indigo:
// fbindct_8bit
module fbindct_8bit #(
  parameter IN_WIDTH = 8,                                  
  parameter INT_BITS = 6,                                  
  parameter FRAC_BITS = 6,                                 
  parameter INTER_WIDTH = IN_WIDTH + INT_BITS + FRAC_BITS, 
  parameter OUT_WIDTH = 20                                 
)(
  input                                        clk,
  input                                        rst,
  input signed [8*IN_WIDTH-1:0]                x_in,         
  input                                        ready_in,     
  input                                        load,         
  output                                       valid_out,    
  output signed [8*OUT_WIDTH-1:0]              y_out         
);
Size in the first run: roughly 3400 cells after synthesis, roughly 440 flip-flops, roughly 230 I/O pins, ~29000 um^2 of cells after synthesis.
Settings: LEC_CHECK=0, ABC_AREA=0, CAP_MARGIN=30, CELL_PAD_IN_SITES_DETAIL_PLACEMENT=0, CORE_MARGIN=4, CORE_UTILIZATION=66, CTS_CLUSTER_SIZE=78, HOLD_SLACK_MARGIN=0.02, MAX_ROUTING_LAYER=met5, SETUP_SLACK_MARGIN=0.04, SLEW_MARGIN=20; clock period 3.67 ns.
run.sh (not shown) runs the stock make flow with config.mk's settings and CLKGATE_MAP_FILE=.
In indigo the implementation completed, yet the final layout does not meet the checks, the culprit being setup timing.
Changes in sierra relative to indigo:
==> flow/config.mk <==
export PLATFORM = sky130hd
export DESIGN_NAME = fbindct_8bit
export DESIGN_NICKNAME = fbindct_8bit
export VERILOG_FILES = /design/flow/design.v
export SDC_FILE = /design/flow/constraint.sdc
export NUM_CORES = 4
export LEC_CHECK = 0
export CAP_MARGIN = 20
export CORE_MARGIN = 2
export CORE_UTILIZATION = 66
export SLEW_MARGIN = 20
==> flow/constraint.sdc <==
create_clock -name core_clock -period 5.07 [get_ports {clk}]
set_input_delay 1.0140 -clock core_clock [delete_from_list [all_inputs] [get_ports {clk}]]
set_output_delay 1.0140 -clock core_clock [all_outputs]
set_load 0.01 [all_outputs]
The faster design of the two is sierra; indigo tops out lower.
Power dissipated in sequential cells delta for sierra relative to indigo: about 27% lower
Ran to the end and failed final checks on setup timing: sierra.
Diff indigo -> sierra: utilization of the core after routing moved down, worst-case setup margin in the final layout increased 2.01 ns, final estimated routing congestion in global placement ~0 delta.
Summary of sierra over indigo: storage element area stayed essentially flat; via total after detailed routing fell by 4549.
### sierra -> xenon
-- flow/config.mk --
<<< sierra, line 10
export CORE_UTILIZATION = 66
export SLEW_MARGIN = 20
>>> xenon, line 10
export CORE_UTILIZATION = 66
export CTS_CLUSTER_DIAMETER = 141
export MAX_ROUTING_LAYER = met4
export SLEW_MARGIN = 20
==> flow/constraint.sdc <==
create_clock -name core_clock -period 3.43 [get_ports {clk}]
set_input_delay 0.6860 -clock core_clock [delete_from_list [all_inputs] [get_ports {clk}]]
set_output_delay 0.6860 -clock core_clock [all_outputs]
set_load 0.01 [all_outputs]
--- outcome ---
Instance tally after logic synthesis essentially unchanged between sierra and xenon.
On average size of a mapped cell, xenon tracks sierra almost exactly.
Taking sierra as the reference, in xenon post-place instance area grew by 2800 um^2, post-placement worst setup slack shrank by 1.63 ns, share of synthesized cell area in and, or, nand and nor gates held steady, post-synthesis share of cell area spent on and-or and or-and gates held steady.
xenon: aborted in global routing (tool error)
Layout checks on sierra: not met. Flow itself completed; violations: setup timing.
Diff xenon..sierra | fraction of registers with async set or reset after synthesis | unchanged
Reported for sierra and xenon, area after synthesis turned out identical to the last digit.
The largest buffer count on any clock path of xenon and that of sierra are within noise of each other.
The post-cts resize count reported for xenon is greater than that of sierra by 600%.
## Diff of input files: ember against xenon
-- flow/config.mk --
<<< xenon, line 9
export CORE_MARGIN = 2
export CORE_UTILIZATION = 66
export CTS_CLUSTER_DIAMETER = 141
export MAX_ROUTING_LAYER = met4
export SLEW_MARGIN = 20
>>> ember, line 9
export CORE_MARGIN = 2
export CORE_UTILIZATION = 40
export SLEW_MARGIN = 20
==> flow/constraint.sdc <==
create_clock -name core_clock -period 6.09 [get_ports {clk}]
set_input_delay 1.2180 -clock core_clock [delete_from_list [all_inputs] [get_ports {clk}]]
set_output_delay 1.2180 -clock core_clock [all_outputs]
set_load 0.01 [all_outputs]
### Flow results
- ember went all the way through the flow, and no timing, DRC or antenna check failed.
- Going from xenon to ember, cell area reported after detailed placement went down; number of cells after detailed placement down about 0.7%.
- Compared with xenon, ember shows a lower pre-placement core utilization.
Input changes introduced in willow (baseline for comparison: ember):
-- flow/config.mk --
<<< ember, line 9
export CORE_MARGIN = 2
export CORE_UTILIZATION = 40
export SLEW_MARGIN = 20
>>> willow, line 9
export CORE_MARGIN = 2
export CORE_UTILIZATION = 65
export MAX_ROUTING_LAYER = met4
export SETUP_SLACK_MARGIN = 0.61
export SLEW_MARGIN = 20
==> flow/constraint.sdc <==
create_clock -name core_clock -period 4.83 [get_ports {clk}]
set_input_delay 0.9660 -clock core_clock [delete_from_list [all_inputs] [get_ports {clk}]]
set_output_delay 0.9660 -clock core_clock [all_outputs]
set_load 0.01 [all_outputs]
### Flow results
- willow finished all stages; layout check result: FAIL, due to setup timing.
- Diff ember -> willow | placed instance area | up slightly
- From ember to willow the numbers moved as follows: sequential share of layout area decreased 1.3 points; proportion of synthesized flip-flops having asynchronous set or reset essentially unchanged; final cell count without fillers decreased 4.6%.
- Diff ember and willow: least setup slack across all paths after layout lower in willow
Power and IR drop assume default switching activity.
